## flow/run.sh

```bash
#!/bin/bash
# the make line also repeats each setting of config.mk as NAME=value (left out here)
make -C /OpenROAD-flow-scripts/flow DESIGN_CONFIG=/design/flow/config.mk WORK_HOME=/design/flow/orfs CLKGATE_MAP_FILE= finish
```

## flow/config.mk

```make
export PLATFORM = sky130hd
export DESIGN_NAME = auv_top
export DESIGN_NICKNAME = auv_top
export VERILOG_FILES = /design/flow/design.v
export SDC_FILE = /design/flow/constraint.sdc
export NUM_CORES = 4
export LEC_CHECK = 0
export CAP_MARGIN = 20
export CORE_ASPECT_RATIO = 0.91
export CORE_MARGIN = 3
export CORE_UTILIZATION = 72
export CTS_CLUSTER_DIAMETER = 29
export CTS_CLUSTER_SIZE = 45
export PLACE_DENSITY_LB_ADDON = 0.22
export SETUP_SLACK_MARGIN = 3.82
export SLEW_MARGIN = 15
```

## flow/constraint.sdc

```tcl
create_clock -name core_clock -period 14.3 [get_ports {clk}]
set_input_delay 2.8600 -clock core_clock [delete_from_list [all_inputs] [get_ports {clk}]]
set_output_delay 2.8600 -clock core_clock [all_outputs]
set_load 0.01 [all_outputs]
```

## flow/design.v

```verilog
`timescale 1ns/1ns
module auv_fetch #(
    parameter integer ADDR_WIDTH = 24,
    parameter integer ROM_SIZE = 16384,
    localparam integer RomSizeWords = ROM_SIZE / 4,
    localparam integer RomWidth = $clog2(RomSizeWords)
) (
    input   logic                       clk, rst_n, pop, jmp,
    input   logic   [ADDR_WIDTH-3:0]    pc_wr,
    output  logic   [31:0]              inst,
    output  logic   [ADDR_WIDTH-3:0]    pc_out,
    output  logic                       instret,
    output  logic   [RomWidth-1:0]      rom_adr,
    input   logic   [31:0]              rom_dat
);
    logic [RomWidth-1:0] rom_adr_fetch;
    assign rom_adr = rom_adr_fetch;
    logic [ADDR_WIDTH-3:0] pc, pc_next;
    assign pc_out = pc;
    assign pc_next = (pc + 1);
    assign inst = jmp ? 32'h00000013 : rom_dat;
    assign instret = pop;
    always_comb
        if (jmp)
            rom_adr_fetch = pc_wr[RomWidth-1:0];
        else if (pop)
            rom_adr_fetch = pc_next[RomWidth-1:0];
        else
            rom_adr_fetch = pc[RomWidth-1:0];
    always_ff @( posedge clk )
        if (jmp)
            pc <= pc_wr;
        else if (instret)
            pc <= pc_next;
endmodule
`timescale 1ns/1ns
module auv_decode #(
    parameter integer ADDR_WIDTH = 24
) (
    input   logic           clk, rst_n, flush, stall_i,
    input   logic   [31:0]  inst,
    input   logic   [ADDR_WIDTH-3:0] pc_in,
    output  logic   [ADDR_WIDTH-3:0] pc_out,
    output  logic           pop,
    output  logic   [31:0]  imm,
    output  logic   [ 3:0]  rs1, rs2, rd,
    output  logic   [ 2:0]  funct3,
    output  logic   [ 4:0]  csr_imm,
    output  logic           alu_en, mem_access, pc_wr, branch,
    output  logic           mem_wr, reg_wr, link,
    output  logic       sel_op1,
    output  logic       sel_op2,
    output  logic           csr_en, csr_rd,
    output  logic           exc_illegal_inst, exc_ecall, exc_ebreak,
    output  logic           ret, wfi,
    output  logic           alu_alt, zba_shadd,
    output  logic           zbs_bclrbext, zbs_binv, zbs_bset
);
    logic [31:0] imm_i;
    logic [3:0] rd_i;
    logic [2:0] funct3_i;
    always_comb begin : dec_imm_i
        casez (inst[6:2])
            'b0?101 : imm_i = {inst[31:12], 12'h0};
            'b11011 : imm_i = {{12{inst[31]}}, inst[19:12], inst[20], inst[30:21], 1'b0};
            'b11001, 'b00?00, 'b11100 : imm_i = {{20{inst[31]}}, inst[31:20]};
            'b11000 : imm_i = {{20{inst[31]}}, inst[7], inst[30:25], inst[11:8], 1'b0};
            'b01000 : imm_i = {{20{inst[31]}}, inst[31:25], inst[11:7]};
            'b01100 : imm_i = {{20{inst[31]}}, inst[31:25], 5'h0};
            default : imm_i = 0;
        endcase
    end
    assign rd_i = flush ? 0 : inst[10:7];
    always_comb
        case (inst[6:2])
            'b01101 : rs1 = 0;  
            'b00101 : rs1 = 0;  
            'b11011 : rs1 = 0;  
            default : rs1 = inst[18:15];
        endcase
    always_comb
        case (inst[6:2])
            'b01101 : rs2 = 0;  
            'b00101 : rs2 = 0;  
            'b11011 : rs2 = 0;  
            'b11000, 'b01000, 'b01100 : rs2 = inst[23:20];
            default : rs2 = 0;
        endcase
    assign funct3_i = flush ? 0 : inst[14:12];
    assign pop = ~stall_i;
    always_ff @( posedge clk or negedge rst_n )
        if (~rst_n) begin
            csr_imm <= 0;
            rd <= 0;
            funct3 <= 0;
        end else if (flush) begin
            csr_imm <= 0;
            rd <= 0;
            funct3 <= 0;
        end else if (~stall_i) begin
            csr_imm <= inst[19:15];
            rd <= rd_i;
            funct3 <= funct3_i;
        end
    always_ff @( posedge clk )
        if (rst_n & ~flush & ~stall_i) begin
            imm <= imm_i;
            pc_out <= pc_in;
        end
    logic alu_en_i, mem_access_i, pc_wr_i, branch_i;
    logic mem_wr_i, reg_wr_i, link_i, csr_en_i;
    logic sel_op1_i;
    logic sel_op2_i;
    logic alu_alt_i;
    logic zbs_bclrbext_i, zbs_binv_i, zbs_bset_i;
    logic zba_shadd_i;
    logic funct7_unimpl;
    always_comb begin
        alu_alt_i = 0;
        zbs_bclrbext_i = 0;
        zbs_binv_i = 0;
        zbs_bset_i = 0;
        zba_shadd_i = 0;
        funct7_unimpl = 0;
        if (alu_en_i & ((sel_op2_i == 1'b0) | (inst[13:12] == 2'b01)))
            case (inst[31:25])
                'b0000000 : begin end
                'b0100000 : alu_alt_i = 1;
                'b0010000 : zba_shadd_i = (alu_en_i & (sel_op2_i == 1'b0));
                'b0100100 : zbs_bclrbext_i = 1;
                'b0110100 : zbs_binv_i = 1;
                'b0010100 : zbs_bset_i = 1;
                default : funct7_unimpl = 1;
            endcase
    end
    always_ff @( posedge clk or negedge rst_n )
        if (~rst_n) begin
            alu_alt <= 0;
            zba_shadd <= 0;
            zbs_bclrbext <= 0;
            zbs_binv <= 0;
            zbs_bset <= 0;
        end else if (flush) begin
            alu_alt <= 0;
            zba_shadd <= 0;
            zbs_bclrbext <= 0;
            zbs_binv <= 0;
            zbs_bset <= 0;
        end else if (~stall_i) begin
            alu_alt <= alu_alt_i;
            zba_shadd <= zba_shadd_i;
            zbs_bclrbext <= zbs_bclrbext_i;
            zbs_binv <= zbs_binv_i;
            zbs_bset <= zbs_bset_i;
        end
    always_comb begin
        exc_illegal_inst = 0;
        exc_ecall = 0;
        exc_ebreak = 0;
        ret = 0;
        wfi = 0;
        alu_en_i = 0;
        mem_access_i = 0;
        pc_wr_i = 0;
        branch_i = 0;
        mem_wr_i = 0;
        reg_wr_i = 0;
        link_i = 0;
        csr_en_i = 0;
        sel_op1_i = 1'b0;
        sel_op2_i = 1'b0;
        if (inst[1:0] != 2'b11) begin
            exc_illegal_inst = 1;
        end else begin
            case (inst[6:2])
                'b00000 : begin  
                    mem_access_i = 1;
                    sel_op2_i = 1'b1;
                end
                'b00100 : begin  
                    exc_illegal_inst = 0;
                    alu_en_i = 1;
                    reg_wr_i = 1;
                    sel_op2_i = 1'b1;
                end
                'b00101 : begin  
                    reg_wr_i = 1;
                    sel_op1_i = 1'b1;
                    sel_op2_i = 1'b1;
                end
                'b01000 : begin  
                    mem_access_i = 1;
                    mem_wr_i = 1;
                    sel_op2_i = 1'b1;
                end
                'b01100 : begin  
                    exc_illegal_inst = funct7_unimpl;
                    alu_en_i = 1;
                    reg_wr_i = 1;
                end
                'b01101 : begin  
                    reg_wr_i = 1;
                    sel_op2_i = 1'b1;
                end
                'b11000 : begin  
                    pc_wr_i = 1;
                    branch_i = 1;
                    sel_op1_i = 1'b1;
                    sel_op2_i = 1'b1;
                end
                'b11001 : begin  
                    pc_wr_i = 1;
                    reg_wr_i = 1;
                    link_i = 1;
                    sel_op2_i = 1'b1;
                end
                'b11011 : begin  
                    pc_wr_i = 1;
                    reg_wr_i = 1;
                    link_i = 1;
                    sel_op1_i = 1'b1;
                    sel_op2_i = 1'b1;
                end
                'b11100 : begin  
                    case (inst[14:12])
                        'b000 : begin
                            casez (inst[31:20])
                                'b0000000_00000 : exc_ecall = 1;
                                'b0000000_00001 : exc_ebreak = 1;
                                'b0011000_00010 : ret = 1;
                                'b0001000_00101 : wfi = 1;
                                default : exc_illegal_inst = 1;
                            endcase
                        end
                        'b100 : exc_illegal_inst = 1;
                        default : csr_en_i = 1;
                    endcase
                end
                default : begin  
                    exc_illegal_inst = 1;
                end
            endcase
        end
    end
    always_ff @( posedge clk or negedge rst_n )
        if (~rst_n) begin
            alu_en <= 0;
            mem_access <= 0;
            pc_wr <= 0;
            branch <= 0;
            mem_wr <= 0;
            reg_wr <= 0;
            link <= 0;
            csr_en <= 0;
            csr_rd <= 0;
            sel_op1 <= 1'b0;
            sel_op2 <= 1'b0;
        end else if (flush) begin
            alu_en <= 0;
            mem_access <= 0;
            pc_wr <= 0;
            branch <= 0;
            mem_wr <= 0;
            reg_wr <= 0;
            link <= 0;
            csr_en <= 0;
            csr_rd <= 0;
            sel_op1 <= 1'b0;
            sel_op2 <= 1'b0;
        end else if (~stall_i) begin
            alu_en <= alu_en_i;
            mem_access <= mem_access_i;
            pc_wr <= pc_wr_i;
            branch <= branch_i;
            mem_wr <= mem_wr_i;
            reg_wr <= reg_wr_i;
            link <= link_i;
            csr_en <= csr_en_i;
            csr_rd <= (inst[10:7] != 0);
            sel_op1 <= sel_op1_i;
            sel_op2 <= sel_op2_i;
        end
endmodule
`timescale 1ns/1ns
module auv_regfile (
    input   logic           clk, we, stall,
    input   logic   [ 3:0]  ra0, ra1, wa,
    input   logic   [31:0]  wd,
    output  logic   [31:0]  rd0, rd1
);
    reg [31:0] ram [0:15];
    always_ff @( posedge clk )
        if (we)
            ram[wa] <= wd;
    always_ff @( posedge clk )
        if (stall)
            rd0 <= rd0;
        else if (ra0 == 0)
            rd0 <= 0;
        else if (we && ra0 == wa)
            rd0 <= wd;
        else
            rd0 <= ram[ra0];
     always_ff @( posedge clk )
        if (stall)
            rd1 <= rd1;
        else if (ra1 == 0)
            rd1 <= 0;
        else if (we && ra1 == wa)
            rd1 <= wd;
        else
            rd1 <= ram[ra1];
endmodule
`timescale 1ns/1ns
module auv_execute #(
    parameter integer ADDR_WIDTH = 24
) (
    input   logic           clk, rst_n, stall_i,
    input   logic   [31:0]  imm, rs1, rs2, pc,
    input   logic   [ 2:0]  funct3,
    input   logic           alu_en, mem_access, pc_wr_i, branch,
    input   logic           mem_wr, reg_wr_i, link,
    input   logic       sel_op1,
    input   logic       sel_op2,
    output  logic   [31:0]  reg_wr_dat,
    output  logic   [ADDR_WIDTH-1:0] pc_wr,
    output  logic           stall_o, reg_wr_o, jmp, flush,
    output  logic           exc_load_misalign, exc_store_misalign,
    output  logic           exc_load_fault, exc_store_fault,
    input   logic           alu_alt, zba_shadd,
    input   logic           zbs_bclrbext, zbs_binv, zbs_bset,
    output  logic   [ADDR_WIDTH-1:0] wb_adr_o,
    input   logic   [15:0]  wb_dat_i,
    output  logic   [15:0]  wb_dat_o,
    output  logic   [ 1:0]  wb_sel_o,
    output  logic           wb_we_o, wb_stb_o, wb_cyc_o,
    input   logic           wb_ack_i, wb_stall_i, wb_err_i
);
    logic branch_taken, lt, ltu;
    assign lt = $signed(rs1) < $signed(rs2);
    assign ltu = rs1 < rs2;
    always_comb begin
        if (branch) begin
            case (funct3)
                'h0 : branch_taken = (rs1 == rs2);
                'h1 : branch_taken = (rs1 != rs2);
                'h4 : branch_taken = lt;
                'h5 : branch_taken = ~lt;
                'h6 : branch_taken = ltu;
                'h7 : branch_taken = ~ltu;
                default : branch_taken = 0;
            endcase
        end else begin
            branch_taken = 1;
        end
    end
    logic [31:0] op1, op2;
    always_comb
        case (sel_op1)
            1'b1 : op1 = pc;
            default : begin
                case ({zba_shadd, funct3})
                    default : op1 = rs1;
                    'b1010 : op1 = {rs1[30:0], 1'b0};  
                    'b1100 : op1 = {rs1[29:0], 2'b0};  
                    'b1110 : op1 = {rs1[28:0], 3'b0};  
                endcase
            end
        endcase
    always_comb
        case (sel_op2)
            1'b1 : op2 = imm;
            default : op2 = rs2;
        endcase
    logic [31:0] alu_add, alu_xor, alu_or, alu_and;
    logic [31:0] alu_sl, alu_sr, alu_slt, alu_sltu;
    logic [31:0] alu_bclr, alu_bext, alu_binv, alu_bset;
    assign alu_add = op1 + (alu_alt ? ~op2 : op2) + {31'h0, alu_alt};
    assign alu_xor = op1 ^ op2;
    assign alu_or = op1 | op2;
    assign alu_and = op1 & op2;
    assign alu_sl = op1 << op2[4:0];
    logic [31:0] alu_sra;
    assign alu_sra = $signed(op1) >>> op2[4:0];
    assign alu_sr = alu_alt ? alu_sra : (op1 >> op2[4:0]);
    assign alu_slt = ($signed(op1) < $signed(op2)) ? 32'h1 : 32'h0;
    assign alu_sltu = (op1 < op2) ? 32'h1 : 32'h0;
    logic [31:0] alu_bmask;
    assign alu_bmask = 32'h1 << op2[4:0];
    assign alu_bclr = op1 & ~alu_bmask;
    assign alu_bext = {31'h0, op1[op2[4:0]]};
    assign alu_binv = op1 ^ alu_bmask;
    assign alu_bset = op1 | alu_bmask;
    logic [31:0] alu_out;
    always_comb
        if (alu_en)
            case (funct3)
                default : alu_out = alu_add;
                'h1 : begin
                    if (zbs_bclrbext)
                        alu_out = alu_bclr;
                    else if (zbs_binv)
                        alu_out = alu_binv;
                    else if (zbs_bset)
                        alu_out =  alu_bset;
                    else
                        alu_out = alu_sl;
                end
                'h2 : begin
                    if (zba_shadd)
                        alu_out = alu_add;
                    else
                        alu_out = alu_slt;
                end
                'h3 : alu_out = alu_sltu;
                'h4 : begin
                    if (zba_shadd)
                        alu_out = alu_add;
                    else
                        alu_out = alu_xor;
                end
                'h5 : begin
                    if (zbs_bclrbext)
                        alu_out = alu_bext;
                    else
                        alu_out = alu_sr;
                end
                'h6 : begin
                    if (zba_shadd)
                        alu_out = alu_add;
                    else
                        alu_out = alu_or;
                end
                'h7 : alu_out = alu_and;
            endcase
        else
            alu_out = alu_add;
    assign pc_wr = alu_out[ADDR_WIDTH-1:0];
    assign jmp = pc_wr_i & branch_taken;
    assign flush = jmp;
    logic [1:0] state_bus;
    logic [31:0] mem_dat;
    logic mem_reg_wr;  
    assign reg_wr_o = ~stall_i & (mem_reg_wr | reg_wr_i);
    always_comb
        if (mem_reg_wr)
            reg_wr_dat = mem_dat;
        else if (link)
            reg_wr_dat = pc + 4;
        else
            reg_wr_dat = alu_out;
    assign exc_load_fault = mem_access & ~mem_wr & wb_err_i;
    assign exc_store_fault = mem_access & mem_wr & wb_err_i;
    logic misalign;
    assign exc_load_misalign = mem_access & misalign & ~mem_wr;
    assign exc_store_misalign = mem_access & misalign & mem_wr;
    always_comb
        case (funct3[1:0])
            1 : misalign = alu_out[0];
            2 : misalign = (alu_out[1:0] != 0);
            default : misalign = 0;
        endcase
    assign wb_we_o = mem_wr;
    assign wb_adr_o[ADDR_WIDTH-1:2] = alu_out[ADDR_WIDTH-1:2];
    assign wb_adr_o[1] = (funct3 == 2) ? (state_bus == 1) : alu_out[1];
    assign wb_adr_o[0] = 0;
    always_comb
        case (funct3[1:0])
            0 : begin
                wb_dat_o = {rs2[7:0], rs2[7:0]};
                wb_sel_o = alu_out[0] ? 2'b10 : 2'b01;
            end
            1 : begin
                wb_dat_o = rs2[15:0];
                wb_sel_o = 2'b11;
            end
            default : begin
                wb_dat_o = (state_bus == 1) ? rs2[31:16] : rs2[15:0];
                wb_sel_o = 2'b11;
            end
        endcase
    logic [15:0] word_buf;  
    always_comb
        case (funct3[1:0])
            'h0: begin
                if (alu_out[0])
                    mem_dat = {{24{~funct3[2] & wb_dat_i[15]}}, wb_dat_i[15:8]};
                else
                    mem_dat = {{24{~funct3[2] & wb_dat_i[7]}}, wb_dat_i[7:0]};
            end
            'h1 : mem_dat = {{16{~funct3[2] & wb_dat_i[15]}}, wb_dat_i};
            default : mem_dat = {wb_dat_i, word_buf};
        endcase
    logic mem_access_good;  
    assign mem_access_good = ~stall_i & ~misalign & mem_access;
    always_ff @( posedge clk or negedge rst_n )
        if (~rst_n)
            state_bus <= 0;
        else begin
            case (state_bus)
                0 : begin
                    if (~wb_stall_i & mem_access_good) begin
                        if (funct3[1:0] == 2)
                            state_bus <= 1;
                        else
                            state_bus <= 2;
                    end
                end
                1 : begin
                    state_bus <= wb_stall_i ? 1 : 2;
                end
                default : state_bus <= 0;
            endcase
        end
    always_ff @( posedge clk )
        if (rst_n && state_bus == 1 && wb_ack_i)
            word_buf <= wb_dat_i;
    logic stall_mem;
    always_comb
        case (state_bus)
            0 : begin
                stall_mem = mem_access_good;
                mem_reg_wr = 0;
                wb_stb_o = mem_access_good;
                wb_cyc_o = mem_access_good;
            end
            1 : begin
                stall_mem = 1;
                mem_reg_wr = 0;
                wb_stb_o = 1;
                wb_cyc_o = 1;
            end
            default : begin
                stall_mem = 0;
                mem_reg_wr = ~mem_wr;
                wb_stb_o = 0;
                wb_cyc_o = 1;
            end
        endcase
    assign stall_o = stall_mem | stall_i | jmp;
endmodule
`timescale 1ns/1ns
module auv_top #(
    parameter integer ADDR_WIDTH = 24,
    parameter integer ROM_SIZE = 16384,
    parameter [ADDR_WIDTH-1:0] RST_VECTOR = 'h0,
    localparam integer RomSizeWords = ROM_SIZE / 4,
    localparam integer RomWidth = $clog2(RomSizeWords)
) (
    input   logic                       clk, rst_n,
    output  logic   [RomWidth-1:0]      imem_adr,
    input   logic   [31:0]              imem_dat,
    output  logic   [ADDR_WIDTH-1:0]    wb_adr_o,
    input   logic   [15:0]              wb_dat_i,
    output  logic   [15:0]              wb_dat_o,
    output  logic   [ 1:0]              wb_sel_o,
    output  logic                       wb_we_o, wb_stb_o, wb_cyc_o,
    input   logic                       wb_ack_i, wb_stall_i
);
    logic [ADDR_WIDTH-3:0] id_pc, ex_pc;
    logic [31:0] if_inst;
    logic [31:0] id_imm;
    logic [3:0] id_rs1, id_rs2, id_rd;
    logic [2:0] id_funct3;
    logic id_pop, id_alu_en, id_mem_access, id_pc_wr, id_branch, id_mem_wr;
    logic id_reg_wr, id_link;
    logic id_alu_alt, id_zba_shadd, id_zbs_bclrbext, id_zbs_binv, id_zbs_bset;
    logic id_sel_op1;
    logic id_sel_op2;
    logic [31:0] reg_rs1, reg_rs2;
    logic [ADDR_WIDTH-1:0] ex_pc_wr;
    logic [31:0] ex_reg_wr_dat;
    logic ex_jmp, ex_stall, ex_flush;
    logic ex_reg_wr;
    logic boot;
    always_ff @( posedge clk or negedge rst_n )
        if (~rst_n)
            boot <= 1;
        else
            boot <= 0;
    logic [ADDR_WIDTH-3:0] pc_wr;
    logic jmp, flush;
    assign pc_wr = boot ? RST_VECTOR[ADDR_WIDTH-1:2] : ex_pc_wr[ADDR_WIDTH-1:2];
    assign jmp = ex_jmp | boot;
    assign flush = ex_flush | boot;
    auv_fetch #(
        .ADDR_WIDTH         ( ADDR_WIDTH        ),
        .ROM_SIZE           ( ROM_SIZE          )
    ) stage_if (
        .clk                ( clk               ),
        .rst_n              ( rst_n             ),
        .pop                ( id_pop            ),
        .jmp                ( jmp               ),
        .pc_wr              ( pc_wr             ),
        .inst               ( if_inst           ),
        .pc_out             ( id_pc             ),
        .instret            (                   ),
        .rom_adr            ( imem_adr          ),
        .rom_dat            ( imem_dat          )
    );
    auv_decode #(
        .ADDR_WIDTH         ( ADDR_WIDTH            )
    ) stage_id (
        .clk                ( clk                   ),
        .rst_n              ( rst_n                 ),
        .flush              ( flush                 ),
        .stall_i            ( ex_stall              ),
        .inst               ( if_inst               ),
        .pc_in              ( id_pc                 ),
        .pc_out             ( ex_pc                 ),
        .pop                ( id_pop                ),
        .imm                ( id_imm                ),
        .rs1                ( id_rs1                ),
        .rs2                ( id_rs2                ),
        .rd                 ( id_rd                 ),
        .funct3             ( id_funct3             ),
        .csr_imm            (                       ),
        .alu_en             ( id_alu_en             ),
        .mem_access         ( id_mem_access         ),
        .pc_wr              ( id_pc_wr              ),
        .branch             ( id_branch             ),
        .mem_wr             ( id_mem_wr             ),
        .reg_wr             ( id_reg_wr             ),
        .link               ( id_link               ),
        .sel_op1            ( id_sel_op1            ),
        .sel_op2            ( id_sel_op2            ),
        .csr_en             (                       ),
        .csr_rd             (                       ),
        .exc_illegal_inst   (                       ),
        .exc_ecall          (                       ),
        .exc_ebreak         (                       ),
        .ret                (                       ),
        .wfi                (                       ),
        .alu_alt            ( id_alu_alt            ),
        .zba_shadd          ( id_zba_shadd          ),
        .zbs_bclrbext       ( id_zbs_bclrbext       ),
        .zbs_binv           ( id_zbs_binv           ),
        .zbs_bset           ( id_zbs_bset           )
    );
    auv_regfile regfile (
        .clk    ( clk           ),
        .we     ( ex_reg_wr     ),
        .stall  ( ex_stall      ),
        .ra0    ( id_rs1        ),
        .ra1    ( id_rs2        ),
        .wa     ( id_rd         ),
        .wd     ( ex_reg_wr_dat ),
        .rd0    ( reg_rs1       ),
        .rd1    ( reg_rs2       )
    );
    auv_execute #(
        .ADDR_WIDTH         ( ADDR_WIDTH            )
    ) stage_ex (
        .clk                ( clk                   ),
        .rst_n              ( rst_n                 ),
        .stall_i            ( boot                  ),
        .imm                ( id_imm                ),
        .rs1                ( reg_rs1               ),
        .rs2                ( reg_rs2               ),
        .pc                 ( {{(32-ADDR_WIDTH){1'b0}}, ex_pc, 2'b0} ),
        .funct3             ( id_funct3             ),
        .alu_en             ( id_alu_en             ),
        .mem_access         ( id_mem_access         ),
        .pc_wr_i            ( id_pc_wr              ),
        .branch             ( id_branch             ),
        .mem_wr             ( id_mem_wr             ),
        .reg_wr_i           ( id_reg_wr             ),
        .link               ( id_link               ),
        .sel_op1            ( id_sel_op1            ),
        .sel_op2            ( id_sel_op2            ),
        .reg_wr_dat         ( ex_reg_wr_dat         ),
        .pc_wr              ( ex_pc_wr              ),
        .stall_o            ( ex_stall              ),
        .reg_wr_o           ( ex_reg_wr             ),
        .jmp                ( ex_jmp                ),
        .flush              ( ex_flush              ),
        .exc_load_misalign  (                       ),
        .exc_store_misalign (                       ),
        .exc_load_fault     (                       ),
        .exc_store_fault    (                       ),
        .alu_alt            ( id_alu_alt            ),
        .zba_shadd          ( id_zba_shadd          ),
        .zbs_bclrbext       ( id_zbs_bclrbext       ),
        .zbs_binv           ( id_zbs_binv           ),
        .zbs_bset           ( id_zbs_bset           ),
        .wb_adr_o           ( wb_adr_o              ),
        .wb_dat_i           ( wb_dat_i              ),
        .wb_dat_o           ( wb_dat_o              ),
        .wb_sel_o           ( wb_sel_o              ),
        .wb_we_o            ( wb_we_o               ),
        .wb_stb_o           ( wb_stb_o              ),
        .wb_cyc_o           ( wb_cyc_o              ),
        .wb_ack_i           ( wb_ack_i              ),
        .wb_stall_i         ( wb_stall_i            ),
        .wb_err_i           ( 1'b0                  )
    );
endmodule
```

==> reports/results.txt, run 1 <==
FF+latch count, synth: 693
Tot GR Track Use: 81.1%
Placer Congestion: 1.45
H-Tree Depth: 3
Port buffer count: 107
DP HPWL: 151 mm
Top cells by area: edfxtp_1 42%, mux2i_1 6.3%, ha_1 6.0%
Most common cell in the netlist: edfxtp_1
Post-synthesis cell count: 4750
Mux frac, synth: 8.12%
Yosys warnings: 5
Die Y-Extent: 252 um
YS chip area: 47800 sq um
TritonCTS Buffers: 103
Fp_density: 73.2%
Post-synthesis cell type count: 114
Cell Area, Synth: 47800 sq um
Logic family by area: AND-OR/OR-AND gates
Total gr overflow: 98
Core Area: 65300 sq um
Area leader share: 42.0%
Total die size: 69500 sq um
Failed at: 5_1_grt
Max clock buf depth: 3
Number of synthesized flops with an enable pin: 668
Synthesized area per cell: 10.1 sq um
Place WS: 4.33 ns
Status: did not finish
Clock root buffer: clkbuf_16
Die width: 276 um
Post-synth seq share: 43.3%
Yosys Instances: 4750
# hold bufs at CTS: 0
XOR Share, Synth: 2.05%
Post-synth top area cell: edfxtp_1
Synth Area in Simple Gates: 11.2%
I/O Pins: 109
Log Error: [ERROR GRT-0116] Global routing finished with congestion. Check the congestion regions in the DRC Viewer.
Ys async rst share: 3.61%
Prevailing post-synth register cell: edfxtp_1
Sink Count: 693
Num rows: 89
AND-OR/OR-AND Cells, Area Fraction: 24.5%
Synth top cells by count: 668 x edfxtp_1, 394 x nand2_1, 303 x mux2i_1
Yosys adder share: 6.04%
[routing by layer]
| metal | overflow | global-route usage [%] |
|---|---|---|
| met2 | 35 | 92.2 |
| met3 | 6 | 72.0 |
| met5 | 1 | 54.0 |
| met1 | 3 | 81.7 |
| met4 | 53 | 77.1 |
[stage by stage]
step                      area (sq um)  instances
after floorplan                  47800       4751
after global placement           49800       5515
after detailed placement         49800       5516
after CTS                        53500       5712
[repair_timing]
action / 4_1_cts
resized: 4
setup endpoints to repair: 1
setup buffers: 0
==> run 2: changes to the inputs <==
Settings changed: CORE_ASPECT_RATIO 0.91 to not set, CORE_UTILIZATION 72 to 47, CTS_CLUSTER_DIAMETER 29 to not set, CTS_CLUSTER_SIZE 45 to not set, PLACE_DENSITY set to 0.42, PLACE_DENSITY_LB_ADDON 0.22 to not set, SETUP_SLACK_MARGIN 3.82 to not set.
Clock period 14.3 ns to 8.39 ns, I/O delays scaled along.
==> run 2 against run 1 <==
Against the previous run: the run now finishes clean; die area is 52% higher; area after synthesis stayed put; synthesized cell count stayed put.
==> reports/results.txt, run 2 <==
Top cells by area: edfxtp_1 42%, mux2i_1 6.3%, ha_1 6.0%
WS Path Type: reg -> out
Final Power: 10.2 mW
Post-synthesis cell type count: 114
Final Core Density: 54.0%
Internal: 6.65 mW
Sink Count: 693
R2R depth: 18
Fp_density: 47.6%
Least-Margin Pin Slew: 1.36 ns
Min-Delay Path Class: reg -> reg
Detail Route Antenna Nets: 0
Pwr Density: 187 nW/um^2
Clk Latency, worst-skew pair: 0.67 ns
Reg2Reg Setup Slack: 1.30 ns
Crit path launch type: register
AND-OR/OR-AND Cells, Area Fraction: 24.5%
Area leader share: 42.0%
Max-cap violations: 0
Nets: 5167
FF+latch count, synth: 693
DRT Pass-1 Iters: 10
Logic family by area: AND-OR/OR-AND gates
Initial antenna violation count: 23
Total die size: 106000 sq um
Leak: 19.9 nW
Status: no timing/DRC/antenna violations
I/O Pins: 109
Final setup fails: 0
Total gr overflow: 0
Start point of the worst min-delay path: stage_ex.state_bus[1]$_DFF_PN0_
Worst EP arrival: 6.53 ns
Synth top cells by count: 668 x edfxtp_1, 394 x nand2_1, 303 x mux2i_1
TritonCTS Buffers: 74
Num rows: 116
DR vias: 47275
Die width: 325 um
Area Overhead vs Synth: 13.4%
Seq group: 4.18 mW
Tcrit/Tclk final: 97.8%
Crit-path cells: mux2i_4 -> buf_4 -> buf_4 -> nand2_1 -> o22ai_1 -> or2_1 -> a221o_1 -> a311oi_1 -> o22a_1 -> a221o_2 -> buf_4 -> a211oi_1 -> xor2_1 -> a21o_1 -> clkdlybuf4s50_1
Critical R2R Capture: regfile.ram[0][20]$_DFFE_PP_
Sw Share: 34.5%
DRC: 0
Max Slew Vio Count: 0
First-pass GRT wire length: 359 mm
Critical Path Sink: imem_adr[11]
Prevailing post-synth register cell: edfxtp_1
CP peak stage delay: 0.81 ns
Fin Hold WS: 0.431 ns
Critical path's top delay family: AND-OR/OR-AND gates
Clock root buffer: clkbuf_16
Yosys adder share: 6.04%
Iter 0 DRT Violations: 8013
H-Tree Depth: 3
Ys async rst share: 3.61%
Die Y-Extent: 325 um
DP HPWL: 185 mm
XOR Share, Synth: 2.05%
Rel. slew slack: 8.66%
Routed wire per std cell: 41.3 um
Worst Path Required: 6.71 ns
Post-route insts no fill: 6316
Mux frac, synth: 8.12%
R2R Path Start: stage_id.sel_op2$_DFFE_PN0P_
Clock power frac: 31.0%
Cell Area, Synth: 47800 sq um
YS chip area: 47800 sq um
Largest net degree at the start of global routing: 91
CTS tree: done
Crit-path slowest cell: dfrtp_2
Max clock buf depth: 3
Final wirelength: 261 mm
Sequential share of power: 41.2%
Tot GR Track Use: 48.3%
FMAX: 0.122 GHz
Worst clock skew: 0.0310 ns
Most common cell in the netlist: edfxtp_1
Switching pwr: 3.51 mW
Vias in the first global route: 43403
Synthesized area per cell: 10.1 sq um
Number of synthesized flops with an enable pin: 668
Peak supply drop: 0.000184 V
Top power group: sequential cells
Yosys Instances: 4750
CP max FO: 21
Clk pin slew, worst setup/hold paths: 0.06 ns
Period minus WS final: 8.21 ns
Placer Congestion: 1.13
Final hold violations: 0
Yosys warnings: 5
Log Warnings: 128
Placed Cells: 6155
Clock group: 3.15 mW
Most used cell, CP: buf_4
CP startpoint: stage_id.sel_op2$_DFFE_PN0P_
Post-synth top area cell: edfxtp_1
Post-synth seq share: 43.3%
CP endpoint kind: primary output
Port buffer count: 107
Comb power frac: 27.8%
Hold endpoint: stage_ex.state_bus[0]$_DFF_PN1_
Synth Area in Simple Gates: 11.2%
Vias per cell: 7.48
Post-synthesis cell count: 4750
Number of buffers and inverters on the critical path: 4
Core Area: 100000 sq um
Worst path depth: 15
Logic power comb: 2.82 mW
Min-Delay Path Depth: 1
==> run 2: layer usage <==
metal,GRT usage (%),part of all wire (%)
met2,70.0,41
met1,57.0,34
met3,16.3,13
met5,0,0.040
met4,42.8,12
==> run 2: per-stage QoR <==
| step | area (sq um) | TNS (ns) | worst slack [ns] |
|---|---|---|---|
| after floorplan | 47800 | 0 | 0.756 |
| after global placement | 51700 | 0 | 0.579 |
| after detailed placement | 51700 | 0 | 0.655 |
| after CTS | 54000 | 0 | 0.0342 |
| after global routing | 54200 | -0.00488 | -0.00488 |
| final | 54200 | 0 | 0.182 |
==> run 2: area by class of cell <==
cell class	instances	area, sq um
Antenna cell	18	45.0
Clock buffer	98	1960
Clock inverter	34	332
Fill cell	8936	46200
Inverter	172	649
Multi-Input combinational cell	3514	25200
Sequential cell	693	20700
Tap cell	1357	1700
Timing Repair Buffer	430	3590
==> run 2: repair_timing <==
action	in CTS	in global routing
gates resized	1	21
hold buffers	0	0
setup endpoints to repair	1	17
pin swaps	0	3
buffers inserted	0	3
==> run 3: changes to the inputs <==
Settings changed: CELL_PAD_IN_SITES_DETAIL_PLACEMENT set to 1, CORE_MARGIN 3 to 2, CORE_UTILIZATION 47 to 22, HOLD_SLACK_MARGIN set to -0.04, PLACE_DENSITY 0.42 to not set, PLACE_DENSITY_LB_ADDON set to 0.22.
Clock period 8.39 ns to 15.2 ns, I/O delays scaled along.
==> run 3 against run 2 <==
Against the previous run: still clean; global-route usage down 24 points; critical path depth up 5; routed wire length up 6.1%; cell count up 22%; largest power group unchanged; clock-buffer cell count up 2; non-clock buffer count down 110.
==> reports/results.txt, run 3 <==
Worst path depth: 20
Synth top cells by count: 668 x edfxtp_1, 394 x nand2_1, 303 x mux2i_1
Post-synth seq share: 43.3%
Nets: 5063
Yosys warnings: 5
Crit-path slowest cell: a21o_1
Seq group: 2.31 mW
CP endpoint kind: primary output
WS Path Type: reg -> out
Clk Latency, worst-skew pair: 0.69 ns
First-pass GRT wire length: 376 mm
YS chip area: 47800 sq um
Least-Margin Pin Slew: 1.17 ns
DR vias: 44795
Die width: 470 um
Final wirelength: 277 mm
CP startpoint: stage_id.funct3[0]$_DFFE_PN0P_
Yosys adder share: 6.04%
Hold endpoint: stage_ex.state_bus[0]$_DFF_PN1_
Clk pin slew, worst setup/hold paths: 0.06 ns
Area post-placement: 52800 sq um
Prevailing post-synth register cell: edfxtp_1
Post-CTS Resized: 0
Area Overhead vs Synth: 16.0%
Worst Path Required: 12.16 ns
Status: no timing/DRC/antenna violations
Tot GR Track Use: 24.0%
Number of synthesized flops with an enable pin: 668
Post-synthesis cell count: 4750
DRT Pass-1 Iters: 6
Detail Route Antenna Nets: 0
Logic family by area: AND-OR/OR-AND gates
CP max FO: 45
Internal: 3.85 mW
Vias in the first global route: 44569
Post-route cell area: 55400 sq um
FF+latch count, synth: 693
Sequential share of power: 39.5%
Mux frac, synth: 8.12%
Tcrit/Tclk final: 83.0%
R2R depth: 22
Top power group: sequential cells
Placer Congestion: 1.04
H-Tree Depth: 3
Number of buffers and inverters on the critical path: 3
Max Slew Vio Count: 0
Min-Delay Path Class: reg -> reg
XOR Share, Synth: 2.05%
Sink Count: 693
Peak supply drop: 0.0000697 V
Logic power comb: 1.53 mW
Die Y-Extent: 470 um
Final setup fails: 0
Largest net degree at the start of global routing: 120
CP peak stage delay: 0.97 ns
Total die size: 221000 sq um
Critical R2R Capture: regfile.rd1[18]$_SDFFCE_PN0N_
Leak: 19.5 nW
R2R Path Start: stage_id.funct3[0]$_DFFE_PN0P_
Worst EP arrival: 9.58 ns
Core Area: 217000 sq um
Switching pwr: 2.00 mW
Clock group: 2.01 mW
Critical path's top delay family: AND-OR/OR-AND gates
Routed wire per std cell: 35.9 um
Num rows: 171
FMAX: 0.0793 GHz
CTS tree: done
Pwr Density: 106 nW/um^2
Post-route setup TNS: 0 ns
Max-cap violations: 0
Synth Area in Simple Gates: 11.2%
Post-synthesis cell type count: 114
I/O Pins: 109
Sw Share: 34.1%
Initial antenna violation count: 20
Log Warnings: 130
DRC: 0
# hold bufs at CTS: 0
Synthesized area per cell: 10.1 sq um
Final hold violations: 0
Worst clock skew: 0.0366 ns
Most common cell in the netlist: edfxtp_1
Iter 0 DRT Violations: 4837
Area leader share: 42.0%
RSZ-0062 raised after global routing: false
Vias per cell: 5.81
Min-Delay Path Depth: 1
Fp_density: 22.1%
Post-synth top area cell: edfxtp_1
Total gr overflow: 0
Cell Area, Synth: 47800 sq um
Start point of the worst min-delay path: stage_ex.state_bus[1]$_DFF_PN0_
TritonCTS Buffers: 80
DP HPWL: 197 mm
Max clock buf depth: 3
Rel. slew slack: 21.9%
Critical Path Sink: imem_adr[9]
Clock power frac: 34.4%
Period minus WS final: 12.61 ns
Clock root buffer: clkbuf_16
Reg2Reg Setup Slack: 5.71 ns
Post-CTS Setup Bufs: 0
AND-OR/OR-AND Cells, Area Fraction: 24.5%
Port buffer count: 107
Yosys Instances: 4750
Top cells by area: edfxtp_1 42%, mux2i_1 6.3%, ha_1 6.0%
Ys async rst share: 3.61%
Comb power frac: 26.1%
Crit-path cells: inv_1 -> ha_2 -> buf_4 -> a21o_1 -> nand2_1 -> o21a_1 -> ha_1 -> nand4_1 -> or3_1 -> a211o_1 -> a211oi_1 -> nor4_1 -> a2111oi_2 -> nor2_1 -> nor2_2 -> a221o_2 -> a211oi_2 -> xnor2_1 -> a21boi_1 -> clkdlybuf4s50_1
Crit path launch type: register
[run 3: layer usage]
metal  part of all wire, %  global-route usage, %
met3                   7.2                   3.57
met4                   7.3                   15.6
met1                    40                   30.3
met2                    45                   38.2
met5                 0.027                      0
[run 3: cell type report]
type | instances | area [sq um]
tap | 2854 | 3570
clock buffer | 100 | 2150
inverter | 172 | 646
antenna | 10 | 25.0
fill | 24693 | 161000
clock inverter | 45 | 502
sequential | 693 | 20700
multi-input combinational | 3514 | 25200
timing repair buffer | 320 | 2690
[run 3: through the flow]
step	setup WS (ns)	hold slack, ns	utilization [%]	cells	power (mW)
detailed placement	3.54	0.424	24.4	7552	3.83
global placement	3.57	0.415	24.4	7552	3.82
CTS	2.77	0.440	25.6	7697	5.84
floorplan	7.40	0.410	-	4751	3.04
finish	2.59	0.436	25.6	7708	5.85
global route	2.34	0.455	25.6	7701	6.00
==> run 4: changes to the inputs <==
Settings changed: CAP_MARGIN 20 to 40, CELL_PAD_IN_SITES_DETAIL_PLACEMENT 1 to not set, CELL_PAD_IN_SITES_GLOBAL_PLACEMENT set to 3, CORE_MARGIN 2 to 6, CORE_UTILIZATION 22 to 42, CTS_CLUSTER_DIAMETER set to 111, GPL_ROUTABILITY_DRIVEN set to 0, HOLD_SLACK_MARGIN -0.04 to not set, MAX_ROUTING_LAYER set to met4, PLACE_DENSITY_LB_ADDON 0.22 to 0.01, SLEW_MARGIN 15 to 25, TNS_END_PERCENT set to 60.
Clock period 15.2 ns to 20.2 ns, I/O delays scaled along.
==> run 4 against run 3 <==
Against the previous run: combinational power down 23%; synthesized cell count stayed put; setup slack better by 5.5 ns; critical path depth increased by 4; sequential share of layout area increased by 0.78 points; area after synthesis unchanged; register-to-register slack improved by 6.5 ns; critical endpoint is now imem_adr[7]; largest cell class unchanged.
==> reports/results.txt, run 4 <==
Status: no timing/DRC/antenna violations
I/O Pins: 109
Cell Area, Synth: 47800 sq um
Leak: 19.8 nW
Number of synthesized flops with an enable pin: 668
Post-CTS Resized: 0
CTS tree: done
Final setup fails: 0
Most common cell in the netlist: edfxtp_1
CP peak stage delay: 0.63 ns
Mux frac, synth: 8.12%
YS chip area: 47800 sq um
Reg2Reg Setup Slack: 12.23 ns
DP HPWL: 177 mm
Crit-path slowest cell: o21ai_1
First-pass GRT wire length: 359 mm
Max clock buf depth: 3
Peak supply drop: 0.0000722 V
Clock power frac: 33.6%
Clk Latency, worst-skew pair: 0.69 ns
Setup ws final: 8.04 ns
Synth top cells by count: 668 x edfxtp_1, 394 x nand2_1, 303 x mux2i_1
Total die size: 122000 sq um
Logic family by area: AND-OR/OR-AND gates
Detail Route Antenna Nets: 0
Worst Path Required: 16.16 ns
Post-synthesis cell count: 4750
Internal: 2.88 mW
Final wirelength: 262 mm
Num rows: 123
Vias per cell: 7.07
Clock group: 1.48 mW
XOR Share, Synth: 2.05%
H-Tree Depth: 3
Post-synth seq share: 43.3%
Die Y-Extent: 349 um
Hold endpoint: stage_ex.state_bus[0]$_DFF_PN1_
Tot GR Track Use: 43.0%
Max Slew Vio Count: 0
Largest net degree at the start of global routing: 120
Area leader share: 42.0%
RSZ-0062 raised after global routing: false
FMAX: 0.0822 GHz
Fp_density: 42.4%
Post-synthesis cell type count: 114
Sink Count: 693
# hold bufs at CTS: 0
TritonCTS Buffers: 81
Routed wire per std cell: 40.8 um
Yosys warnings: 5
Rel. slew slack: 17.3%
Worst clock skew: 0.0447 ns
Sw Share: 34.6%
Tcrit/Tclk final: 60.2%
Nets: 5103
Worst EP arrival: 8.12 ns
Prevailing post-synth register cell: edfxtp_1
Iter 0 DRT Violations: 6918
Log Warnings: 132
Top power group: sequential cells
Critical path's top delay family: AND-OR/OR-AND gates
Synth Area in Simple Gates: 11.2%
DRT Pass-1 Iters: 12
Crit path launch type: register
Clk pin slew, worst setup/hold paths: 0.06 ns
Yosys adder share: 6.04%
Port buffer count: 107
CP max FO: 45
Clock root buffer: clkbuf_16
Total gr overflow: 0
R2R depth: 25
R2R Path Start: stage_id.funct3[0]$_DFFE_PN0P_
Min-Delay Path Depth: 1
Final hold violations: 0
Die width: 349 um
Least-Margin Pin Slew: 1.24 ns
Crit-path cells: inv_1 -> ha_2 -> buf_4 -> a21o_1 -> buf_4 -> nand2_1 -> o21ai_1 -> inv_1 -> ha_1 -> nand4_1 -> or3_1 -> a211o_1 -> a211oi_1 -> nor4_1 -> a2111oi_2 -> buf_2 -> nor2_1 -> nor2_2 -> a221o_2 -> a21oi_2 -> buf_4 -> a21bo_2 -> a31oi_1 -> clkdlybuf4s50_1
AND-OR/OR-AND Cells, Area Fraction: 24.5%
Period minus WS final: 12.16 ns
CP startpoint: stage_id.funct3[0]$_DFFE_PN0P_
Start point of the worst min-delay path: stage_ex.state_bus[1]$_DFF_PN0_
Min-Delay Path Class: reg -> reg
Initial antenna violation count: 31
Most used cell, CP: buf_4
Critical Path Sink: imem_adr[7]
Post-synth top area cell: edfxtp_1
Place WS: 9.04 ns
Core Area: 113000 sq um
Top cells by area: edfxtp_1 42%, mux2i_1 6.3%, ha_1 6.0%
DRC: 0
Ys async rst share: 3.61%
WS Path Type: reg -> out
Max-cap violations: 0
Post-route setup TNS: 0 ns
Logic power comb: 1.18 mW
Yosys Instances: 4750
Number of buffers and inverters on the critical path: 7
DR vias: 45327
Pwr Density: 81.0 nW/um^2
FF+latch count, synth: 693
Area Overhead vs Synth: 13.6%
Vias in the first global route: 42512
CP endpoint kind: primary output
Final Power: 4.40 mW
Worst path depth: 24
Switching pwr: 1.52 mW
Critical R2R Capture: stage_if.pc[17]$_DFFE_PP_
Post-CTS Setup Bufs: 0
Number of fill cells: 10586
Seq group: 1.74 mW
Comb power frac: 26.7%
Sequential share of power: 39.6%
Synthesized area per cell: 10.1 sq um
==> run 4: layout make-up <==
| cell class | count | area, sq um | share of cell area, % |
|---|---|---|---|
| flip-flops and latches | 693 | 20700 | 38.1 |
| multi-input cells | 3514 | 25300 | 46.5 |
| repair buffers | 359 | 3070 | 5.66 |
| clock inverters | 46 | 569 | 1.05 |
| clock buffers | 100 | 2110 | 3.88 |
| inverters | 172 | 646 | 1.19 |
| well taps | 1500 | 1880 | 3.46 |
| diodes | 30 | 75.1 | 0.138 |
==> run 4: per-stage QoR <==
step                utilization (%)  cells  instance area [sq um]  hold slack, ns
floorplan                         -   4751                  47800           0.410
global placement               45.2   6175                  50900           0.418
detailed placement             45.4   6207                  51100           0.422
CTS                            47.8   6353                  53800           0.434
global route                   48.2   6409                  54300           0.453
finish                         48.2   6414                  54300           0.439
==> run 4: metal layers <==
metal / share of wire [%] / vias up / wire length (um) / global-route usage (%)
li1: - / 18766 / - / -
met3: 11 / 1019 / 29100 / 16.5
met2: 44 / 3246 / 114000 / 62.6
met1: 35 / 22296 / 92900 / 48.2
met5: 0 / - / 0 / -
met4: 9.7 / 0 / 25400 / 31.4
==> run 5: changes to the inputs <==
Settings changed: CAP_MARGIN 40 to 20, CELL_PAD_IN_SITES_GLOBAL_PLACEMENT 3 to not set, CORE_MARGIN 6 to 3, CORE_UTILIZATION 42 to 56, CTS_CLUSTER_DIAMETER 111 to not set, GPL_ROUTABILITY_DRIVEN 0 to not set, MAX_ROUTING_LAYER met4 to not set, PLACE_DENSITY_LB_ADDON 0.01 to not set, SLEW_MARGIN 25 to 15, TNS_END_PERCENT 60 to not set.
Clock period 20.2 ns to 6.98 ns, I/O delays scaled along.
==> run 5 against run 4 <==
Against the previous run: now fails the layout checks on slew limit, setup timing; design area up 3.5%; via count grew 14%; critical path depth fell by 1; clock-buffer cell count fell by 18; sequential power went up to 2.9 times the previous value; critical endpoint unchanged.
==> reports/results.txt, run 5 <==
Crit-path cells: inv_2 -> ha_4 -> buf_4 -> buf_6 -> a32oi_1 -> o2bb2ai_2 -> o21a_2 -> ha_4 -> nand4_1 -> or3_4 -> a211o_1 -> a211oi_2 -> nor4_2 -> a2111oi_4 -> buf_4 -> nor2_4 -> o21ai_1 -> a221o_2 -> buf_4 -> a21oi_4 -> a21bo_2 -> a31oi_1 -> buf_2
Peak supply drop: 0.000254 V
Post-route setup TNS: -0.649 ns
Reg2Reg Setup Slack: 0.50 ns
R2R depth: 23
DP HPWL: 183 mm
Log Warnings: 140
Nets: 5349
Crit path launch type: register
Critical Path Sink: imem_adr[7]
FMAX: 0.142 GHz
Comb power frac: 29.7%
Worst clock skew: 0.0378 ns
Worst path depth: 23
Sequential share of power: 39.3%
Die Y-Extent: 298 um
Rel. slew slack: -1.05%
Pwr Density: 228 nW/um^2
# hold bufs at CTS: 0
Global Route met2 Usage: 81.7%
Logic power comb: 3.80 mW
Layout check faults: slew limit, setup timing
Most common cell in the netlist: edfxtp_1
Status: failed layout checks
First-pass GRT wire length: 374 mm
AND-OR/OR-AND Cells, Area Fraction: 24.5%
DRC: 0
Clock root buffer: clkbuf_16
Max-cap violations: 0
Initial antenna violation count: 18
Port buffer count: 107
Critical R2R Capture: regfile.rd1[11]$_SDFFCE_PN0N_
Final wirelength: 270 mm
Clock power frac: 31.0%
TritonCTS Buffers: 70
Fp_density: 56.8%
Max Slew Vio Count: 1
Yosys warnings: 5
Vias per cell: 8.25
Detail Route Antenna Nets: 0
Max clock buf depth: 3
Logic family by area: AND-OR/OR-AND gates
R2R Path Start: stage_id.funct3[1]$_DFFE_PN0P_
Sink Count: 693
Min-Delay Path Class: reg -> reg
YS chip area: 47800 sq um
Mux frac, synth: 8.12%
Yosys adder share: 6.04%
Hold endpoint: stage_id.pc_out[21]$_DFFE_PP_
Post-synthesis cell type count: 114
Placer Congestion: 1.19
Number of synthesized flops with an enable pin: 668
CTS tree: done
Vias in the first global route: 48247
XOR Share, Synth: 2.05%
Worst Path Required: 5.58 ns
FF+latch count, synth: 693
I/O Pins: 109
Start point of the worst min-delay path: stage_if.pc[21]$_DFFE_PP_
Largest net degree at the start of global routing: 120
Die width: 298 um
Top power group: sequential cells
Post-synthesis cell count: 4750
Worst EP arrival: 5.66 ns
Area Overhead vs Synth: 17.6%
Period minus WS final: 7.06 ns
Tcrit/Tclk final: 101%
CP endpoint kind: primary output
Number of buffers and inverters on the critical path: 6
M1 GR Usage: 64.5%
Synthesized area per cell: 10.1 sq um
Cell Area, Synth: 47800 sq um
DRT Pass-1 Iters: 16
Setup ws final: -0.0790 ns
Prevailing post-synth register cell: edfxtp_1
Yosys Instances: 4750
Internal: 8.31 mW
Clk pin slew, worst setup/hold paths: 0.06 ns
WS Path Type: reg -> out
Sw Share: 35.1%
Iter 0 DRT Violations: 12473
Fin Hold WS: 0.492 ns
Final Core Density: 66.8%
Final hold violations: 0
Routed wire per std cell: 43.1 um
Met3 Use GR: 29.3%
Clk Latency, worst-skew pair: 0.66 ns
Total die size: 88900 sq um
Placed Cells: 6075
Global route hottest layer: met2
Num rows: 106
Seq group: 5.03 mW
Synth top cells by count: 668 x edfxtp_1, 394 x nand2_1, 303 x mux2i_1
Core Area: 84100 sq um
Switching pwr: 4.48 mW
Post-route insts no fill: 6271
Least-Margin Pin Slew: 1.52 ns
Crit-path slowest cell: dfrtp_2
Ys async rst share: 3.61%
CP max FO: 17
RSZ-0062 raised after global routing: true
CP startpoint: stage_id.funct3[1]$_DFFE_PN0P_
Tot GR Track Use: 59.1%
Post-synth seq share: 43.3%
Leak: 21.1 nW
Final setup fails: 12
Place WS: -0.328 ns
Most used cell, CP: buf_4
DR vias: 51724
Min-Delay Path Depth: 0
Synth Area in Simple Gates: 11.2%
Area leader share: 42.0%
CP peak stage delay: 0.41 ns
Total gr overflow: 0
Top cells by area: edfxtp_1 42%, mux2i_1 6.3%, ha_1 6.0%
Critical path's top delay family: AND-OR/OR-AND gates
Post-synth top area cell: edfxtp_1
H-Tree Depth: 3
Clock group: 3.96 mW
[run 5: timing repair]
action / in CTS / in global routing
gates resized: 144 / 62
endpoints found under the hold margin: 0 / 0
gates cloned: 2 / 0
pin swaps: 41 / 28
buffers inserted: 35 / 7
endpoints found under the setup margin: 31 / 30
[run 5: through the flow]
step           power, mW  cell area (sq um)
2_1_floorplan       6.61              47800
3_3_place_gp        8.36              52600
3_5_place_dp        8.39              52600
5_1_grt             12.9              56200
6_report            12.8              56200
4_1_cts             12.3              55700
[run 5: layout make-up]
cell class | instances | area (sq um)
antenna | 18 | 45.0
clock buffer | 82 | 1830
clock inverter | 42 | 500
fill | 5962 | 27900
inverter | 172 | 649
multi-input combinational | 3514 | 25800
sequential | 693 | 20700
tap | 1134 | 1420
timing repair buffer | 616 | 5220
[run 5: metal layers]
| layer | wire length (um) | up-vias |
|---|---|---|
| met5 | 52 | - |
| met4 | 38000 | 10 |
| met3 | 45200 | 2390 |
| met2 | 106000 | 6463 |
| met1 | 81000 | 23656 |
| li1 | - | 19205 |
==> run 6: changes to the inputs <==
Settings changed: CORE_MARGIN 3 to 2, CORE_UTILIZATION 56 to 57, SETUP_SLACK_MARGIN set to -0.74, SLEW_MARGIN 15 to 20.
Clock period 6.98 ns to 8.73 ns, I/O delays scaled along.
==> run 6 against run 5 <==
Against the previous run: fails the layout checks on setup timing; die area decreased by 3.0%; clock-buffer cell count increased by 5; utilization decreased by 2.6 points; via count decreased by 5.3%; critical path depth decreased by 6; clock skew increased by 0.033 ns; design area decreased by 4.8%; critical path type unchanged.
==> reports/results.txt, run 6 <==
Num rows: 106
Setup ws final: -0.245 ns
Post-CTS Resized: 0
Mux frac, synth: 8.12%
Die Y-Extent: 294 um
Crit path launch type: register
DR WL met3: 42.7 mm
Internal: 6.37 mW
Final hold violations: 0
R2R depth: 15
Number of synthesized flops with an enable pin: 668
Initial antenna violation count: 23
DR vias: 48958
Max clock buf depth: 3
CP startpoint: stage_id.funct3[2]$_DFFE_PN0P_
Logic family by area: AND-OR/OR-AND gates
DR top layer: met5
Peak supply drop: 0.000218 V
Synth top cells by count: 668 x edfxtp_1, 394 x nand2_1, 303 x mux2i_1
Most used cell, CP: nor2_1
Post-route insts no fill: 5986
Sink Count: 693
FMAX: 0.111 GHz
R2R Path Start: stage_id.funct3[2]$_DFFE_PN0P_
Die width: 294 um
Status: failed layout checks
Routed wire per std cell: 42.7 um
Pwr Density: 184 nW/um^2
Critical Path Sink: imem_adr[7]
Hold endpoint: stage_ex.state_bus[0]$_DFF_PN1_
FF+latch count, synth: 693
Area post-placement: 51000 sq um
Yosys adder share: 6.04%
Largest net degree at the start of global routing: 120
Post-CTS Setup Bufs: 0
Critical path's top delay family: AND-OR/OR-AND gates
DP HPWL: 175 mm
Crit-path slowest cell: dfrtp_2
Post-synthesis cell count: 4750
Max-cap violations: 0
Area Overhead vs Synth: 11.9%
Clock group: 3.07 mW
Vias in the first global route: 45856
I/O Pins: 109
Met1 Wirelength: 77.7 mm
H-Tree Depth: 3
Log Warnings: 135
Period minus WS final: 8.97 ns
Most common cell in the netlist: edfxtp_1
TritonCTS Buffers: 69
Clock power frac: 31.2%
Reg2Reg Setup Slack: 1.13 ns
Final wirelength: 255 mm
Seq group: 4.02 mW
Yosys Instances: 4750
CP peak stage delay: 0.86 ns
Placed Cells: 5834
Clock root buffer: clkbuf_16
Rel. slew slack: 5.54%
Top power group: sequential cells
Min-Delay Path Class: reg -> reg
Worst path depth: 17
Logic power comb: 2.73 mW
Total gr overflow: 0
Tcrit/Tclk final: 103%
Crit-path cells: and3b_1 -> a221oi_1 -> a211o_1 -> nand2_1 -> ha_1 -> o21a_1 -> nor2_1 -> a211oi_1 -> nor4_1 -> a2111oi_2 -> nor2_1 -> o21ai_0 -> a221o_2 -> a21oi_2 -> a21bo_2 -> a31oi_1 -> clkdlybuf4s50_1
Post-synthesis cell type count: 114
Core Area: 83300 sq um
Worst EP arrival: 7.23 ns
Switching pwr: 3.45 mW
Layout check faults: setup timing
XOR Share, Synth: 2.05%
Placer Congestion: 1.22
DRT Pass-1 Iters: 10
Number of buffers and inverters on the critical path: 1
Clk pin slew, worst setup/hold paths: 0.06 ns
Worst Path Required: 6.98 ns
Sw Share: 35.2%
Tot GR Track Use: 58.8%
CP endpoint kind: primary output
Ys async rst share: 3.61%
Port buffer count: 107
Detail Route Antenna Nets: 0
Least-Margin Pin Slew: 1.42 ns
CP max FO: 44
Post-synth top area cell: edfxtp_1
Nets: 5117
Fp_density: 57.4%
Area leader share: 42.0%
Max Slew Vio Count: 0
WS Path Type: reg -> out
DRC: 0
Leak: 19.7 nW
Total die size: 86200 sq um
CTS tree: done
Post-route cell area: 53500 sq um
Comb power frac: 27.8%
Prevailing post-synth register cell: edfxtp_1
Start point of the worst min-delay path: stage_ex.state_bus[1]$_DFF_PN0_
Min-Delay Path Depth: 1
Critical R2R Capture: regfile.ram[9][24]$_DFFE_PP_
Final setup fails: 14
Vias per cell: 8.18
Post-synth seq share: 43.3%
Synth Area in Simple Gates: 11.2%
AND-OR/OR-AND Cells, Area Fraction: 24.5%
Yosys warnings: 5
YS chip area: 47800 sq um
First-pass GRT wire length: 355 mm
Met2 wire len: 101 mm
# hold bufs at CTS: 0
Worst clock skew: 0.0711 ns
Top cells by area: edfxtp_1 42%, mux2i_1 6.3%, ha_1 6.0%
Cell Area, Synth: 47800 sq um
Clk Latency, worst-skew pair: 0.68 ns
Iter 0 DRT Violations: 10836
Synthesized area per cell: 10.1 sq um
Sequential share of power: 41.0%
[run 6: cell type report]
class,instances,area (sq um)
Multi-Input combinational cell,3514,25200
Inverter,172,646
Antenna cell,17,42.5
Fill cell,6371,29800
Clock buffer,87,1830
Tap cell,1080,1350
Timing Repair Buffer,385,3220
Sequential cell,693,20700
Clock inverter,38,483
[run 6: through the flow]
stage	util, %	TNS (ns)	setup slack, ns	hold WS, ns	power [mW]
final	64.2	-1.66	-0.245	0.436	9.82
after global placement	61.2	0	1.01	0.414	6.51
after global routing	64.2	-2.44	-0.291	0.456	9.90
after detailed placement	61.2	0	0.929	0.421	6.52
after CTS	64.0	0	0.241	0.435	9.49
after floorplan	-	0	1.10	0.410	5.29
[run 6: layer usage]
metal / vias up / GRT usage (%)
met4: 14 / 55.4
met1: 22799 / 63.9
met2: 5465 / 81.6
met3: 1939 / 30.8
li1: 18741 / -
met5: - / 2.16
==> run 7: changes to the inputs <==
Settings changed: CORE_UTILIZATION 57 to 72, CTS_CLUSTER_DIAMETER set to 331, CTS_CLUSTER_SIZE set to 22, MAX_ROUTING_LAYER set to met4, PLACE_DENSITY set to 0.66, SETUP_SLACK_MARGIN -0.74 to not set, TNS_END_PERCENT set to 5.
Clock period 8.73 ns to 6.5 ns, I/O delays scaled along.
==> run 7 against run 6 <==
Against the previous run: the flow now stops in 5_1_grt; area after synthesis is the same; die area fell by 21%; synthesized cell count is the same.
==> reports/results.txt, run 7 <==
Status: did not finish
Failed at: 5_1_grt
Log Error: [ERROR GRT-0116] Global routing finished with congestion. Check the congestion regions in the DRC Viewer.
Sink Count: 693
Post-synthesis cell count: 4750
TritonCTS Buffers: 37
Yosys warnings: 5
Port buffer count: 107
Mux frac, synth: 8.12%
Die Y-Extent: 262 um
Top cells by area: edfxtp_1 42%, mux2i_1 6.3%, ha_1 6.0%
Logic family by area: AND-OR/OR-AND gates
Post-synth seq share: 43.3%
FF+latch count, synth: 693
Yosys adder share: 6.04%
Core Area: 65700 sq um
H-Tree Depth: 2
Die width: 262 um
Clock root buffer: clkbuf_16
Synthesized area per cell: 10.1 sq um
Prevailing post-synth register cell: edfxtp_1
# hold bufs at CTS: 0
Synth Area in Simple Gates: 11.2%
AND-OR/OR-AND Cells, Area Fraction: 24.5%
XOR Share, Synth: 2.05%
I/O Pins: 109
Total gr overflow: 26
Ys async rst share: 3.61%
Fp_density: 72.7%
Placer Congestion: 1.51
Number of synthesized flops with an enable pin: 668
Post-synth top area cell: edfxtp_1
Tot GR Track Use: 78.3%
Num rows: 94
Area leader share: 42.0%
Yosys Instances: 4750
Synth top cells by count: 668 x edfxtp_1, 394 x nand2_1, 303 x mux2i_1
Placed Cells: 5781
DP HPWL: 148 mm
YS chip area: 47800 sq um
Post-synthesis cell type count: 114
Cell Area, Synth: 47800 sq um
Total die size: 68500 sq um
Max clock buf depth: 3
Most common cell in the netlist: edfxtp_1
==> run 7: stage by stage <==
stage	TNS [ns]	cell area, sq um	hold slack (ns)	power (mW)	worst slack (ns)
2_1_floorplan	0	47800	0.410	7.10	0.400
3_3_place_gp	-1.15	52100	0.424	8.65	-0.129
3_5_place_dp	-3.08	52100	0.433	8.70	-0.299
4_1_cts	-5.35	53400	0.454	11.1	-0.429
==> run 7: repair_timing <==
action                     CTS
setup endpoints to repair   37
gates resized               97
pin swaps                   16
gates cloned                 1
setup buffers               13
==> run 7: per-layer routing <==
layer	GRT overflow	global-route usage [%]
met1	1	80.8
met2	8	89.3
met3	0	67.1
met4	17	67.1
met5	-	-
==> run 8: changes to the inputs <==
Settings changed: CELL_PAD_IN_SITES_DETAIL_PLACEMENT set to 1, CORE_ASPECT_RATIO set to 0.74, CORE_UTILIZATION 72 to 40, CTS_CLUSTER_DIAMETER 331 to not set, CTS_CLUSTER_SIZE 22 to not set, MAX_ROUTING_LAYER met4 to not set, PLACE_DENSITY 0.66 to not set, PLACE_DENSITY_LB_ADDON set to 0.0, TNS_END_PERCENT 5 to not set.
Clock period 6.5 ns to 12.0 ns, I/O delays scaled along.
==> run 8 against run 7 <==
Against the previous run: now clean on timing, DRC and antenna; area after synthesis unchanged; die area increased by 79%; synthesized cell count unchanged.
==> reports/results.txt, run 8 <==
Area leader share: 42.0%
DRC: 0
Critical path's top delay family: AND-OR/OR-AND gates
Worst Path Required: 9.60 ns
H-Tree Depth: 3
Largest net degree at the start of global routing: 120
Nets: 5056
Logic family by area: AND-OR/OR-AND gates
Logic power comb: 2.04 mW
DR top layer: met5
CP endpoint kind: primary output
Max Slew Vio Count: 0
Worst EP arrival: 8.53 ns
Max clock buf depth: 3
Detail Route Antenna Nets: 0
Post-synthesis cell count: 4750
Final wirelength: 281 mm
Top cells by area: edfxtp_1 42%, mux2i_1 6.3%, ha_1 6.0%
Num rows: 109
XOR Share, Synth: 2.05%
Cell Area, Synth: 47800 sq um
FF+latch count, synth: 693
Most used cell, CP: buf_4
Vias per cell: 7.27
Sequential Area: 20700 sq um
Yosys adder share: 6.04%
Port buffer count: 107
Place WS: 1.99 ns
Sequential share of power: 40.0%
Met2 wire len: 105 mm
Placer Congestion: 1.08
Clk Latency, worst-skew pair: 0.68 ns
Fp_density: 40.2%
Clock root buffer: clkbuf_16
Synth top cells by count: 668 x edfxtp_1, 394 x nand2_1, 303 x mux2i_1
Top power group: sequential cells
DP HPWL: 203 mm
Crit-path slowest cell: o21ai_1
Critical R2R Capture: regfile.rd1[20]$_SDFFCE_PN0N_
First-pass GRT wire length: 379 mm
Prevailing post-synth register cell: edfxtp_1
Mux frac, synth: 8.12%
Comb power frac: 27.9%
DR WL met3: 46.4 mm
Critical Path Sink: wb_stb_o
Seq group: 2.93 mW
CP startpoint: stage_id.funct3[0]$_DFFE_PN0P_
Rel. slew slack: 10.4%
CP peak stage delay: 0.77 ns
R2R Path Start: stage_id.funct3[0]$_DFFE_PN0P_
Crit path launch type: register
Post-synth seq share: 43.3%
Crit-path cells: inv_1 -> ha_1 -> buf_4 -> a21o_1 -> buf_4 -> nand2_1 -> buf_4 -> o21ai_1 -> inv_1 -> ha_1 -> nand4_1 -> or3_1 -> a211o_1 -> a211oi_1 -> nor4_1 -> a2111oi_4 -> nor2_1 -> nor2_2 -> a221o_2 -> a21oi_2 -> buf_4 -> inv_2 -> clkdlybuf4s50_1
Vias in the first global route: 43904
Sw Share: 36.2%
Final setup fails: 0
Met1 Wirelength: 122 mm
Start point of the worst min-delay path: stage_ex.state_bus[1]$_DFF_PN0_
Peak supply drop: 0.000133 V
Post-synthesis cell type count: 114
Yosys Instances: 4750
Final hold violations: 0
Clock power frac: 32.1%
Setup ws final: 1.07 ns
CTS tree: done
Ys async rst share: 3.61%
Max-cap violations: 0
Synthesized area per cell: 10.1 sq um
Synth Area in Simple Gates: 11.2%
TritonCTS Buffers: 73
Sink Count: 693
Routed wire per std cell: 43.6 um
YS chip area: 47800 sq um
Post-synth top area cell: edfxtp_1
Post-CTS Resized: 0
Clk pin slew, worst setup/hold paths: 0.06 ns
Switching pwr: 2.65 mW
Internal: 4.67 mW
Yosys warnings: 5
Placed Cells: 6308
Logic area: 25200 sq um
Total die size: 122000 sq um
Iter 0 DRT Violations: 8357
Worst clock skew: 0.0450 ns
Number of buffers and inverters on the critical path: 8
Hold endpoint: stage_ex.state_bus[0]$_DFF_PN1_
Area Overhead vs Synth: 12.4%
Period minus WS final: 10.93 ns
Number of synthesized flops with an enable pin: 668
Tcrit/Tclk final: 91.1%
WS Path Type: reg -> out
Post-route cell area: 53700 sq um
Worst path depth: 23
RSZ-0062 raised after global routing: false
Clock group: 2.35 mW
DR vias: 46857
I/O Pins: 109
CP max FO: 37
Log Warnings: 132
Min-Delay Path Depth: 1
Leak: 19.4 nW
Die width: 406 um
Initial antenna violation count: 22
DRT Pass-1 Iters: 9
Total gr overflow: 0
Area post-placement: 51200 sq um
Post-route setup TNS: 0 ns
Pwr Density: 136 nW/um^2
Number of fill cells: 13179
Die Y-Extent: 301 um
Most common cell in the netlist: edfxtp_1
Tot GR Track Use: 44.8%
AND-OR/OR-AND Cells, Area Fraction: 24.5%
Post-route insts no fill: 6447
Least-Margin Pin Slew: 1.33 ns
# hold bufs at CTS: 0
Status: no timing/DRC/antenna violations
Min-Delay Path Class: reg -> reg
Post-CTS Setup Bufs: 0
Reg2Reg Setup Slack: 2.95 ns
R2R depth: 25
FMAX: 0.0915 GHz
Core Area: 119000 sq um
==> run 8: area by class of cell <==
cell class,count,area share (%)
flip-flops and latches,693,38.5
well taps,1609,3.75
diodes,6,0.0279
multi-input cells,3514,47.0
clock buffers,86,3.49
repair buffers,320,5.03
inverters,172,1.20
clock inverters,47,0.997
==> run 8: stage by stage <==
step	total power [mW]	utilization (%)	hold WS [ns]
final	7.32	45.2	0.434
after global routing	7.43	45.2	0.475
after CTS	7.18	45.1	0.436
after detailed placement	4.87	43.1	0.422
after global placement	4.86	43.1	0.416
after floorplan	3.85	-	0.410
==> run 8: per-layer routing <==
metal	global-route usage [%]	vias to the layer above
met3	21.3	422
met1	66.3	24303
met4	10.4	14
li1	-	18592
met5	0	-
met2	57.6	3526
No activity file was given, so power comes from the tool's default toggle rates.
